==> try-pepper: inputs <==
==> flow/design.v <==
module tpumac
 #(parameter BITS_AB=8,
   parameter BITS_C=16)
  (
   input clk, rst_n, WrEn, en,
   input signed [BITS_AB-1:0] Ain,
   input signed [BITS_AB-1:0] Bin,
   input signed [BITS_C-1:0] Cin,
   output reg signed [BITS_AB-1:0] Aout,
   output reg signed [BITS_AB-1:0] Bout,
   output reg signed [BITS_C-1:0] Cout
  );
  reg signed [BITS_C-1:0] Mult;
  reg [BITS_C-1:0] Adder, CMux;
  assign Mult = Ain * Bin;
  assign Adder = Mult + Cout;
  assign CMux = WrEn ? Cin : Adder;
  always@(posedge clk, negedge rst_n) begin
	if (!rst_n) begin
		Aout <= '0;
		Bout <= '0;
		Cout <= '0;
	end
	else if (en) begin
		Aout <= Ain;
		Bout <= Bin;
		Cout <= CMux;
	end
  end
endmodule
==> flow/run.sh <==
#!/bin/bash
# the make line also repeats each setting of config.mk as NAME=value (left out here)
make -C /OpenROAD-flow-scripts/flow DESIGN_CONFIG=/design/flow/config.mk WORK_HOME=/design/flow/orfs CLKGATE_MAP_FILE= finish
==> flow/config.mk <==
export PLATFORM = sky130hd
export DESIGN_NAME = tpumac
export DESIGN_NICKNAME = tpumac
export VERILOG_FILES = /design/flow/design.v
export SDC_FILE = /design/flow/constraint.sdc
export NUM_CORES = 4
export LEC_CHECK = 0
export ABC_AREA = 1
export CAP_MARGIN = 20
export CORE_MARGIN = 2
export CORE_UTILIZATION = 72
export CTS_CLUSTER_SIZE = 10
export SETUP_SLACK_MARGIN = 0.5
export SLEW_MARGIN = 20
==> flow/constraint.sdc <==
create_clock -name core_clock -period 1.79 [get_ports {clk}]
set_input_delay 0.3580 -clock core_clock [delete_from_list [all_inputs] [get_ports {clk}]]
set_output_delay 0.3580 -clock core_clock [all_outputs]
set_load 0.01 [all_outputs]
==> try-juniper: changes against try-pepper <==
- ABC_AREA: 1 -> not set
- CORE_UTILIZATION: 72 -> 64
- CTS_CLUSTER_DIAMETER: not set -> 43
- CTS_CLUSTER_SIZE: 10 -> not set
- SETUP_SLACK_MARGIN: 0.5 -> not set
==> flow/constraint.sdc (replaced) <==
create_clock -name core_clock -period 4.95 [get_ports {clk}]
set_input_delay 0.9900 -clock core_clock [delete_from_list [all_inputs] [get_ports {clk}]]
set_output_delay 0.9900 -clock core_clock [all_outputs]
set_load 0.01 [all_outputs]
==> try-harbor: changes against try-pepper <==
- ABC_AREA: 1 -> not set
- CTS_CLUSTER_DIAMETER: not set -> 43
- CTS_CLUSTER_SIZE: 10 -> 25
- PLACE_DENSITY_LB_ADDON: not set -> 0.25
- SETUP_SLACK_MARGIN: 0.5 -> not set
==> flow/constraint.sdc (replaced) <==
create_clock -name core_clock -period 4.95 [get_ports {clk}]
set_input_delay 0.9900 -clock core_clock [delete_from_list [all_inputs] [get_ports {clk}]]
set_output_delay 0.9900 -clock core_clock [all_outputs]
set_load 0.01 [all_outputs]
==> comparison <==
try-juniper finished but fails on setup timing. try-harbor aborted during 4_1_cts (DPL-0038). try-pepper failed in 3_5_place_dp.
Of try-pepper and try-juniper, try-pepper has the higher area after synthesis (gap 6.9%, measured against try-juniper).
Against try-juniper, the synthesized cell count of try-pepper is larger by 39%.
Die size: try-juniper > try-pepper > try-harbor.
==> figures <==
Simple logic cell fraction of the synthesized area: try-harbor 11.31%; try-juniper 11.31%; try-pepper 20.24%
Die height: try-harbor 80.22 um; try-juniper 84.84 um; try-pepper 82.80 um
Rows: try-harbor 27; try-juniper 29; try-pepper 28
Placed wire-length estimate after detailed placement: try-harbor 10650 um; try-juniper 7548 um; try-pepper -
Global placement routability congestion: try-harbor 0.8673; try-juniper 0.8755; try-pepper 0.9723
Share of synthesized cell area in full adder, half adder and majority cells: try-harbor 45.05%; try-juniper 45.05%; try-pepper 42.15%
Proportion of netlist area held by the largest area contributor: try-harbor 33.98%; try-juniper 33.98%; try-pepper 31.79%
Xor-xnor portion of the synthesized cell area: try-harbor 3.978%; try-juniper 3.978%; try-pepper 1.371%
Portion of the post-synthesis area used by sequential elements: try-harbor 19.14%; try-juniper 19.14%; try-pepper 17.91%
Outcome: try-harbor stopped before the end; try-juniper failed layout checks; try-pepper stopped before the end
Last stage reached: try-harbor 4_1_cts; try-juniper -; try-pepper 3_5_place_dp
Reasons for failing layout checks: try-harbor -; try-juniper setup timing; try-pepper -
Horizontal die size: try-harbor 80.22 um; try-juniper 84.84 um; try-pepper 82.80 um
Count of placed standard cells including taps: try-harbor 583; try-juniper 586; try-pepper -
Number of cell instances after yosys synthesis: try-harbor 406; try-juniper 406; try-pepper 565

---

==> job 8033 <==
Starts from the design.v that is shown in full above.
make LEC_CHECK=0 ABC_AREA=1 CAP_MARGIN=20 CORE_MARGIN=2 CORE_UTILIZATION=62 CTS_CLUSTER_SIZE=99 SLEW_MARGIN=20 TNS_END_PERCENT=10 finish   # period 2.89 ns
run.sh (not shown) runs the stock make flow with config.mk's settings and CLKGATE_MAP_FILE=.
==> inputs of job 1872, as changes to job 8033 <==
--- a/flow/config.mk
+++ b/flow/config.mk
@@ -7,8 +7,7 @@
 export LEC_CHECK = 0
-export ABC_AREA = 1
 export CAP_MARGIN = 20
 export CORE_MARGIN = 2
-export CORE_UTILIZATION = 62
-export CTS_CLUSTER_SIZE = 99
+export CORE_UTILIZATION = 40
+export PLACE_DENSITY_LB_ADDON = 0.06
+export SETUP_SLACK_MARGIN = -0.24
 export SLEW_MARGIN = 20
-export TNS_END_PERCENT = 10
==> flow/constraint.sdc (replaced) <==
create_clock -name core_clock -period 5.2 [get_ports {clk}]
set_input_delay 1.0400 -clock core_clock [delete_from_list [all_inputs] [get_ports {clk}]]
set_output_delay 1.0400 -clock core_clock [all_outputs]
set_load 0.01 [all_outputs]
==> inputs of job 8788, as changes to job 8033 <==
--- a/flow/config.mk
+++ b/flow/config.mk
@@ -7,8 +7,7 @@
 export LEC_CHECK = 0
-export ABC_AREA = 1
 export CAP_MARGIN = 20
 export CORE_MARGIN = 2
-export CORE_UTILIZATION = 62
-export CTS_CLUSTER_SIZE = 99
+export CORE_UTILIZATION = 72
+export PLACE_DENSITY_LB_ADDON = 0.24
+export SETUP_SLACK_MARGIN = -0.41
 export SLEW_MARGIN = 20
-export TNS_END_PERCENT = 10
==> flow/constraint.sdc (replaced) <==
create_clock -name core_clock -period 4.46 [get_ports {clk}]
set_input_delay 0.8920 -clock core_clock [delete_from_list [all_inputs] [get_ports {clk}]]
set_output_delay 0.8920 -clock core_clock [all_outputs]
set_load 0.01 [all_outputs]
==> Table 3: Implementation characteristics <==
Physical design parameters

Parameter                              Value

Status
  Result of the run    stopped before the end
  Failed at    clock tree synthesis (4_1_cts)
  First error in the log    [ERROR DPL-0038] Utilization greater than 100%, impossible to legalize

Yosys
  Most numerous cell in the Yosys netlist    sky130_fd_sc_hd__inv_1
  Gate count of the mapped netlist    406
  Sequential area share after synthesis    19.14%

Floorplan
  Std-Cell Rows    27
The numbers above come from job 8788.

==> Table 3: Implementation characteristics <==
Implementation parameters

Parameter                              Value

Status
  Layout violations      setup timing
  Result of the run    complete, but fails checks

Final timing
  Setup violators final    2
  Worst setup slack after layout    -0.04707 ns

Yosys
  Gate count of the mapped netlist    406
  Sequential area share after synthesis    19.14%
The numbers above come from job 1872.

==> Table 3: Implementation characteristics <==
Implementation parameters

Parameter                              Value

Status
  Result of the run    complete, but fails checks
  Layout violations      setup timing

Final timing
  Worst setup slack after layout    -1.665 ns
  Setup violators final    13
The numbers above come from job 8033.


---

==> v29: inputs <==
RTL: the design.v shown in full above, as it stands there.
export LEC_CHECK = 0
export CAP_MARGIN = 20
export CORE_MARGIN = 2
export CORE_UTILIZATION = 70
export CTS_CLUSTER_DIAMETER = 43
export CTS_CLUSTER_SIZE = 25
export PLACE_DENSITY_LB_ADDON = 0.26
export SLEW_MARGIN = 20
create_clock -name core_clock -period 4.95 [get_ports {clk}]
==> inputs of v13, as changes to v29 <==
--- a/flow/config.mk
+++ b/flow/config.mk
@@ -8,7 +8,7 @@
 export CAP_MARGIN = 20
 export CORE_MARGIN = 2
-export CORE_UTILIZATION = 70
-export CTS_CLUSTER_DIAMETER = 43
+export CORE_UTILIZATION = 72
+export CTS_CLUSTER_DIAMETER = 27
 export CTS_CLUSTER_SIZE = 25
-export PLACE_DENSITY_LB_ADDON = 0.26
+export PLACE_DENSITY_LB_ADDON = 0.25
 export SLEW_MARGIN = 20
==> flow/constraint.sdc (replaced) <==
create_clock -name core_clock -period 5.2 [get_ports {clk}]
set_input_delay 1.0400 -clock core_clock [delete_from_list [all_inputs] [get_ports {clk}]]
set_output_delay 1.0400 -clock core_clock [all_outputs]
set_load 0.01 [all_outputs]
==> notes.org <==
#+TITLE: Implementation results

** Status
- Result of the run :: stopped before the end
- The tool reported: "[ERROR GRT-0116] Global routing finished with congestion. Check the congestion regions in the DRC Viewer".
- Failing step :: global routing

** CTS
- After clock tree synthesis, the flow added hold-fix buffers numbering 0.
- Number of levels the H-tree was split into :: 2
- Setup bufs post-CTS :: 10
- The clock drives 32 sinks.

** Floorplanning
- Number of rows in the core area :: 28
- Fp util :: a little under three quarters
- Per the OpenROAD floorplan log, the width of the die is 81.3 µm.

** Global route
- The global routing stage identified its most utilized layer as met2.
- The global routing report lists met2 layer usage as 93.2%.
- GR met3 Demand/Resource :: 60.4%
# the run above: v29

==> notes.org <==
#+TITLE: Implementation results

** Status
- Result of the run :: stopped before the end
- Failing step :: clock tree synthesis
- First error :: [ERROR DPL-0033] detailed placement checks failed during check placement.

** Floorplanning
- The die is 80.2 µm wide.
- Number of rows in the core area :: 27
- Fp util :: around 75%

** Synth
- Part of the Yosys area used for sequential elements :: around a fifth
- Yosys cell types :: 33
- For reference, XOR and XNOR gates occupy 3.98% of the area reported after synthesis.
- In the synthesized netlist the async set-or-reset flop fraction comes to 100%.
# the run above: v13


---

==> inputs of yarrow <==
// tpumac: RTL as listed in full above, without the edits since
make LEC_CHECK=0 CAP_MARGIN=20 CORE_MARGIN=2 CORE_UTILIZATION=72 CTS_CLUSTER_DIAMETER=27 CTS_CLUSTER_SIZE=25 PLACE_DENSITY_LB_ADDON=0.27 SLEW_MARGIN=20 finish   # period 4.95 ns
==> nickel (differences from yarrow) <==
Settings changed: CORE_UTILIZATION 72 to 62, CTS_CLUSTER_DIAMETER 27 to unset, CTS_CLUSTER_SIZE 25 to unset, PLACE_DENSITY_LB_ADDON 0.27 to 0.12, SETUP_SLACK_MARGIN set to -0.26.
==> flow/constraint.sdc (replaced) <==
create_clock -name core_clock -period 5.2 [get_ports {clk}]
set_input_delay 1.0400 -clock core_clock [delete_from_list [all_inputs] [get_ports {clk}]]
set_output_delay 1.0400 -clock core_clock [all_outputs]
set_load 0.01 [all_outputs]
==> summary of the runs <==
nickel completed, yet does not pass: negative setup slack. yarrow ended with an error in clock tree synthesis (4_1_cts).
In area after synthesis, nickel and yarrow do not differ.
Die area: nickel is larger than yarrow (15%).
In synthesized cell count, yarrow and nickel do not differ.
==> figures <==
Placed wire-length estimate: nickel 7.53 mm; yarrow 11.6 mm
Status: nickel complete, but fails checks; yarrow aborted with a tool error
Last stage reached: nickel -; yarrow clock tree synthesis (4_1_cts)
Violated checks: nickel negative setup slack; yarrow -
Post-placement cell area: nickel 5250 sq um; yarrow 5320 sq um
Floorplan utilization: nickel 65.1%; yarrow 75.0%
Number of synthesis warnings: nickel 4; yarrow 4
Die area: nickel 7420 sq um; yarrow 6440 sq um
I/O Pins: nickel 68; yarrow 68
Arithmetic-cell share of the synthesized area counting full adders, half adders and majority gates: nickel 45.0%; yarrow 45.0%
Number of cells in Yosys stat: nickel 406; yarrow 406
Multiplexer share of the synthesized area: nickel 6.22%; yarrow 6.22%
Core box area: nickel 6420 sq um; yarrow 5570 sq um
Instance count after placement with tap cells included: nickel 585; yarrow 583
Sequential area share after synthesis: nickel 19.1%; yarrow 19.1%
Number of placement rows: nickel 29; yarrow 27
Post-Synth AOI/OAI Area: nickel 6.58%; yarrow 6.58%
Chip width: nickel 86.1 um; yarrow 80.2 um
Number of synthesized flops with an enable pin: nickel 0; yarrow 0
Pre-CTS setup slack: nickel -0.710 ns; yarrow -1.19 ns
Quantity of I/O buffers inserted on ports: nickel 67; yarrow 67
Vertical die size: nickel 86.1 um; yarrow 80.2 um
Final weighted congestion in routability-driven placement: nickel 0.897; yarrow 0.868
Post-synthesis async set-or-reset flop share: nickel 100%; yarrow 100%
XOR-XNOR Cells, Area Fraction: nickel 3.98%; yarrow 3.98%

---

==> inputs of job 3801 <==
Starts from the design.v that is shown in full above.
make LEC_CHECK=0 CAP_MARGIN=0 CORE_MARGIN=2 CORE_UTILIZATION=70 CTS_CLUSTER_DIAMETER=27 CTS_CLUSTER_SIZE=37 SLEW_MARGIN=20 finish   # period 5.2 ns
==> job 8349 (differences from job 3801) <==
Settings changed: CAP_MARGIN 0 to 20, CTS_CLUSTER_DIAMETER 27 to 43, SETUP_SLACK_MARGIN set to -0.23.
==> flow/constraint.sdc (replaced) <==
create_clock -name core_clock -period 4.95 [get_ports {clk}]
set_input_delay 0.9900 -clock core_clock [delete_from_list [all_inputs] [get_ports {clk}]]
set_output_delay 0.9900 -clock core_clock [all_outputs]
set_load 0.01 [all_outputs]
==> job 3743 (differences from job 3801) <==
Settings changed: CAP_MARGIN 0 to 20, CORE_UTILIZATION 70 to 40, CTS_CLUSTER_DIAMETER 27 to not set, CTS_CLUSTER_SIZE 37 to not set, PLACE_DENSITY set to 0.95, SETUP_SLACK_MARGIN set to -0.26, TNS_END_PERCENT set to 10.
==> job_summary.md <==
## Implementation flow summary

| Metric | Value |
|---|---|
| Max_slew headroom | ~27% |
| Status | complete, but fails checks |
| Post-CTS Resized | approximately 66 |
| PnR worst setup slack | -0.231 ns |
| Reg2reg path depth | 16 |
| Antenna-violating nets left | 0 |
| Layout check failures | setup timing |
| Final setup viols | 8 |
| Met1 wire length | 4.78 mm |
| Max-Cap Viols | 0 |
the above is filed under job 3801

==> job_summary.md <==
### Metrics collected by this job

| Metric | Value |
|---|---|
| Avg Cell Area, Syn | ~10 um2 |
| First error | [ERROR GRT-0232] Routing congestion too high. Check the congestion heatmap in the GUI. |
| M1 GR Usage | ~60% |
| PortBufs | 67 |
| Synth Flop Type | dfrtp_1 |
| Post-CTS Resized | approximately 73 |
| Clock buffer depth | 2 |
| Exit stage | global routing (5_1_grt) |
| Largest type area fraction | 34.0% |
| Status | stopped before the end |
| Post-synth net total | about 550 |
| Die Wd | roughly 80 um |
| Cell type with the largest total area | fa_1 |
the above is filed under job 8349

==> job_summary.md <==
## Implementation flow summary

| Metric | Value |
|---|---|
| Met1 wire length | roughly 3.9 mm |
| Layout check failures | setup timing |
| PnR worst setup slack | -0.0893 ns |
| Final setup viols | 5 |
| PortBufs | between 60 and 70 |
| Max-Cap Viols | 0 |
| Status | complete, but fails checks |
| Die area | between 10,000 and 15,000 um2 |
| Antenna-violating nets left | 0 |
| Max_slew headroom | 29.1% |
the above is filed under job 3743


---

==> inputs of v2 <==
// tpumac: RTL as listed in full above, without the edits since
export LEC_CHECK = 0
export ABC_AREA = 1
export CAP_MARGIN = 20
export CORE_MARGIN = 2
export CORE_UTILIZATION = 30
export CTS_CLUSTER_DIAMETER = 297
export GPL_TIMING_DRIVEN = 0
export SETUP_SLACK_MARGIN = 0.75
export SLEW_MARGIN = 20
create_clock -name core_clock -period 3.67 [get_ports {clk}]
==> v18 (differences from v2) <==
--- a/flow/config.mk
+++ b/flow/config.mk
@@ -12,4 +12,4 @@
 export CTS_CLUSTER_DIAMETER = 297
-export GPL_TIMING_DRIVEN = 0
-export SETUP_SLACK_MARGIN = 0.75
+export CTS_CLUSTER_SIZE = 99
+export PLACE_DENSITY = 0.89
 export SLEW_MARGIN = 20
==> v36 (differences from v2) <==
--- a/flow/config.mk
+++ b/flow/config.mk
@@ -7,9 +7,15 @@
 export LEC_CHECK = 0
-export ABC_AREA = 1
 export CAP_MARGIN = 20
+export CELL_PAD_IN_SITES_DETAIL_PLACEMENT = 1
+export CELL_PAD_IN_SITES_GLOBAL_PLACEMENT = 1
 export CORE_MARGIN = 2
-export CORE_UTILIZATION = 30
-export CTS_CLUSTER_DIAMETER = 297
+export CORE_UTILIZATION = 69
+export CTS_CLUSTER_DIAMETER = 246
+export CTS_CLUSTER_SIZE = 66
+export GPL_ROUTABILITY_DRIVEN = 1
 export GPL_TIMING_DRIVEN = 0
-export SETUP_SLACK_MARGIN = 0.75
+export HOLD_SLACK_MARGIN = 0.24
+export PLACE_DENSITY = 0.66
+export SETUP_SLACK_MARGIN = 0.44
 export SLEW_MARGIN = 20
+export TNS_END_PERCENT = 60
==> comparison <==
v18 finished but failed the layout checks on negative setup slack. v2 finished but failed the layout checks on negative setup slack. v36 stopped in 3_3_place_gp.
Between v18 and v2, the lower global-route usage is in v2 (gap 1.3 points).
Critical path depth is the same in v2 and v18.
Cell count: v2 is smaller than v18 (6.1%).
In v18 the final area is higher than in v2, by 6.3%.
Of v2 and v18, v2 has the higher clock skew (gap 0.0019 ns).
Against v2, the wire length of v18 is higher by about 14%.
Of v2 and v18, v18 has the higher hold slack (gap 0.19 ns).
